==> wip/zinc <==
==> flow/design.v <==
module matvecmult(
    CLK,
    RST,
    vector_x,
    vector_b,
    vector_y,
    Q,
    A,
    finish
);
input               CLK;
input               RST;
input       [127:0]	vector_x;
input       [127:0]	vector_b;
output  reg [127:0]	vector_y;
input       [127:0]	Q;
output  reg [3:0]   A;
output  reg         finish;
integer i;
integer j;
reg [7:0] vector_x_w[0:15],vector_x_r[0:15];
reg [7:0] vector_b_w[0:15],vector_b_r[0:15];
reg [7:0] vector_y_w[0:15],vector_y_r[0:15];
reg [7:0] part_matrix_a_w[0:15],part_matrix_a_r[0:15];
reg       finish_w,finish_r;
reg [3:0] counter_w,counter_r;
reg [7:0] temp;
always @(*) begin
    vector_x_w[0] = vector_x[7:0];
    vector_x_w[1] = vector_x[15:8];
    vector_x_w[2] = vector_x[23:16];
    vector_x_w[3] = vector_x[31:24];
    vector_x_w[4] = vector_x[39:32];
    vector_x_w[5] = vector_x[47:40];
    vector_x_w[6] = vector_x[55:48];
    vector_x_w[7] = vector_x[63:56];
    vector_x_w[8] = vector_x[71:64];
    vector_x_w[9] = vector_x[79:72];
    vector_x_w[10] = vector_x[87:80];
    vector_x_w[11] = vector_x[95:88];
    vector_x_w[12] = vector_x[103:96];
    vector_x_w[13] = vector_x[111:104];
    vector_x_w[14] = vector_x[119:112];
    vector_x_w[15] = vector_x[127:120];
    vector_b_w[0] = vector_b[7:0];
    vector_b_w[1] = vector_b[15:8];
    vector_b_w[2] = vector_b[23:16];
    vector_b_w[3] = vector_b[31:24];
    vector_b_w[4] = vector_b[39:32];
    vector_b_w[5] = vector_b[47:40];
    vector_b_w[6] = vector_b[55:48];
    vector_b_w[7] = vector_b[63:56];
    vector_b_w[8] = vector_b[71:64];
    vector_b_w[9] = vector_b[79:72];
    vector_b_w[10] = vector_b[87:80];
    vector_b_w[11] = vector_b[95:88];
    vector_b_w[12] = vector_b[103:96];
    vector_b_w[13] = vector_b[111:104];
    vector_b_w[14] = vector_b[119:112];
    vector_b_w[15] = vector_b[127:120];
    part_matrix_a_w[0] = Q[7:0];
    part_matrix_a_w[1] = Q[15:8];
    part_matrix_a_w[2] = Q[23:16];
    part_matrix_a_w[3] = Q[31:24];
    part_matrix_a_w[4] = Q[39:32];
    part_matrix_a_w[5] = Q[47:40];
    part_matrix_a_w[6] = Q[55:48];
    part_matrix_a_w[7] = Q[63:56];
    part_matrix_a_w[8] = Q[71:64];
    part_matrix_a_w[9] = Q[79:72];
    part_matrix_a_w[10] = Q[87:80];
    part_matrix_a_w[11] = Q[95:88];
    part_matrix_a_w[12] = Q[103:96];
    part_matrix_a_w[13] = Q[111:104];
    part_matrix_a_w[14] = Q[119:112];
    part_matrix_a_w[15] = Q[127:120];
    for(i=0;i<=15;i=i+1) begin
        vector_y_w[i] = vector_y_r[i];
    end
    temp =  2*part_matrix_a_w[15]*vector_x_w[0]+
            2*part_matrix_a_w[14]*vector_x_w[1]+
            2*part_matrix_a_w[13]*vector_x_w[2]+
            2*part_matrix_a_w[12]*vector_x_w[3]+
            2*part_matrix_a_w[11]*vector_x_w[4]+
            2*part_matrix_a_w[10]*vector_x_w[5]+
            2*part_matrix_a_w[9]*vector_x_w[6]+
            2*part_matrix_a_w[8]*vector_x_w[7]+
            2*part_matrix_a_w[7]*vector_x_w[8]+
            2*part_matrix_a_w[6]*vector_x_w[9]+
            2*part_matrix_a_w[5]*vector_x_w[10]+
            2*part_matrix_a_w[4]*vector_x_w[11]+
            2*part_matrix_a_w[3]*vector_x_w[12]+
            2*part_matrix_a_w[2]*vector_x_w[13]+
            2*part_matrix_a_w[1]*vector_x_w[14]+
            2*part_matrix_a_w[0]*vector_x_w[15];
    finish_w = 1'b0;
    counter_w = counter_r;
    if(RST)
        counter_w = 1'b0;
    else if(counter_r<4'b1111) begin
        i = counter_r;
        vector_y_w[i] = vector_y_r[i]+temp+vector_b_w[i];
        counter_w = counter_r+1'b1;
    end
    else begin
        finish_w = 1'b1;
        if(finish_r==1'b0)
            vector_y_w[15] = vector_y_r[15]+temp+vector_b_w[15];
        else
            vector_y_w[15] = vector_y_r[15];
    end
    finish = finish_r;
    A = counter_w;
    vector_y = {vector_y_r[15],vector_y_r[14],vector_y_r[13],vector_y_r[12],vector_y_r[11],vector_y_r[10],vector_y_r[9],vector_y_r[8],vector_y_r[7],vector_y_r[6],vector_y_r[5],vector_y_r[4],vector_y_r[3],vector_y_r[2],vector_y_r[1],vector_y_r[0]};
end
always @(posedge CLK or posedge RST) begin
    if (RST) begin
        counter_r <= 1'b0;
        finish_r <= 1'b0;
        for(i=0;i<=15;i=i+1) begin
            part_matrix_a_r[i]<=1'b0;
            vector_y_r[i]<=1'b0;
        end
    end
    else begin
        counter_r <= counter_w;
        finish_r <= finish_w;
        for(i=0;i<=15;i=i+1) begin
            part_matrix_a_r[i]<=part_matrix_a_w[i];
            vector_y_r[i]<=vector_y_w[i];
        end
    end
end
endmodule
==> flow/run.sh <==
#!/bin/bash
# the make line also repeats each setting of config.mk as NAME=value (left out here)
make -C /OpenROAD-flow-scripts/flow DESIGN_CONFIG=/design/flow/config.mk WORK_HOME=/design/flow/orfs CLKGATE_MAP_FILE= finish
==> flow/config.mk <==
export PLATFORM = sky130hd
export DESIGN_NAME = matvecmult
export DESIGN_NICKNAME = matvecmult
export VERILOG_FILES = /design/flow/design.v
export SDC_FILE = /design/flow/constraint.sdc
export NUM_CORES = 4
export LEC_CHECK = 0
export CAP_MARGIN = 0
export CORE_MARGIN = 2
export CORE_UTILIZATION = 72
export CTS_CLUSTER_DIAMETER = 373
export CTS_CLUSTER_SIZE = 72
export PLACE_DENSITY_LB_ADDON = 0.11
export SETUP_SLACK_MARGIN = 0.93
export SLEW_MARGIN = 20
==> flow/constraint.sdc <==
create_clock -name core_clock -period 3.17 [get_ports {CLK}]
set_input_delay 0.6340 -clock core_clock [delete_from_list [all_inputs] [get_ports {CLK}]]
set_output_delay 0.6340 -clock core_clock [all_outputs]
set_load 0.01 [all_outputs]
==> wip/fjord (differences from wip/zinc) <==
Settings changed: ABC_AREA set to 1, CAP_MARGIN 0 to 20, CORE_UTILIZATION 72 to 58, CTS_CLUSTER_DIAMETER 373 to 261, CTS_CLUSTER_SIZE 72 to 99, PLACE_DENSITY set to 0.42, PLACE_DENSITY_LB_ADDON 0.11 to not set, SETUP_SLACK_MARGIN 0.93 to not set.
==> flow/constraint.sdc (replaced) <==
create_clock -name core_clock -period 7.37 [get_ports {CLK}]
set_input_delay 1.4740 -clock core_clock [delete_from_list [all_inputs] [get_ports {CLK}]]
set_output_delay 1.4740 -clock core_clock [all_outputs]
set_load 0.01 [all_outputs]
==> comparison <==
wip/fjord finished but fails on setup timing. wip/zinc aborted during global placement (FLW-0024).
Synthesized area: wip/zinc is lower than wip/fjord (8.8%).
Against wip/fjord, the die size of wip/zinc is smaller by 26%.
In wip/zinc the synthesized cell count is lower than in wip/fjord, by 32%.
==> figures <==
quantity	wip/zinc	wip/fjord
Outcome	did not finish	failed layout checks
Failing step	global placement	-
Reasons for failing layout checks	-	setup timing
Cell variety after synth	48	45
Die extent in y	170.3 µm	198.1 µm
Part of the Yosys area used for sequential elements	0.1671	0.1524
Compound-gate portion of the synthesized area	0.08939	0.06919
Netlist area before placement	19920 µm²	21840 µm²
Arithmetic-cell share of the synthesized area counting full adders, half adders and majority gates	0.3495	0.3187
Number of nets in the synthesized netlist	2947	3961
Number of cells in the yosys synthesis report	2124	3138
Avg Cell Area, Syn	9.378 µm²	6.961 µm²
Number of standard cells after synthesis	2124	3138
Total core area	27030 µm²	37400 µm²
Area share of the largest cell type after synthesis	0.2000	0.1857
FP Core Util	0.7370	0.5841
Top cell type by instance count after synthesis	sky130_fd_sc_hd__and2_1	sky130_fd_sc_hd__nand2_1
Simple-gate share of the synthesized area	0.1575	0.2658
Area share of xor/xnor cells in the synthesized design	0.1231	0.06060
Post-synth area from yosys stat	19920 µm²	21840 µm²
Mux share	0.05434	0

* * *

==> inputs of build 89 <==
// matvecmult: RTL as listed in full above, without the edits since
clock: 11.1 ns
lec_check: 0
cap_margin: 20
core_margin: 2
core_utilization: 10
slew_margin: 20
run.sh (not shown) runs the stock make flow with config.mk's settings and CLKGATE_MAP_FILE=.
==> inputs of build 27, as changes to build 89 <==
Settings changed: CORE_UTILIZATION 10 to 65, CTS_CLUSTER_DIAMETER from default to 264, CTS_CLUSTER_SIZE from default to 99, TNS_END_PERCENT from default to 10.
==> flow/constraint.sdc (replaced) <==
create_clock -name core_clock -period 7.37 [get_ports {CLK}]
set_input_delay 1.4740 -clock core_clock [delete_from_list [all_inputs] [get_ports {CLK}]]
set_output_delay 1.4740 -clock core_clock [all_outputs]
set_load 0.01 [all_outputs]
==> inputs of build 50, as changes to build 89 <==
Settings changed: CORE_UTILIZATION 10 to 72, CTS_CLUSTER_DIAMETER from default to 25, CTS_CLUSTER_SIZE from default to 11, PLACE_DENSITY_LB_ADDON from default to 0.14, SETUP_SLACK_MARGIN from default to 0.93.
==> flow/constraint.sdc (replaced) <==
create_clock -name core_clock -period 3.17 [get_ports {CLK}]
set_input_delay 0.6340 -clock core_clock [delete_from_list [all_inputs] [get_ports {CLK}]]
set_output_delay 0.6340 -clock core_clock [all_outputs]
set_load 0.01 [all_outputs]
==> notes <==
Build 50 ended with an error in global placement. Build 89 went through all stages and came out clean. Build 27 did not get past global routing with GRT-0116. The lowest die area belongs to build 50, the highest to build 89. In synthesized area, build 89 and build 27 do not differ. Synthesized cell count is the same in build 27 and build 89.
==> figures <==
	build 27	build 89	build 50
Pre-CTS setup slack	-3.07 ns	-0.589 ns	-
Number of H-tree branching levels	4	4	-
Post-DP Area	27200 µm²	29100 µm²	-
Max Buffers Root-to-Sink	2	2	-
Clock sink total	133	133	-
Quantity of hold-fixing buffers added after cts	0	0	-
Core utilization before placement	0.656	0.101	0.737
Placer Congestion	1.08	0.931	-
Post-cts resize count	226	2	-
Die boundary width	179 µm	450 µm	170 µm
Result of the run	did not finish	no timing/DRC/antenna violations	did not finish
Last stage reached	global routing	-	global placement
Total instance count after detailed placement	3184	5341	-
Number of placement rows	64	163	60
Total die area	32100 µm²	203000 µm²	29000 µm²
Overall die height	179 µm	450 µm	170 µm
Core area	30300 µm²	198000 µm²	27000 µm²
CTS Root Cell	sky130_fd_sc_hd__clkbuf_16	sky130_fd_sc_hd__clkbuf_16	-
Clock buffer count from CTS	17	17	-
Detailed-placement wirelength estimate	66.8 mm	108 mm	-
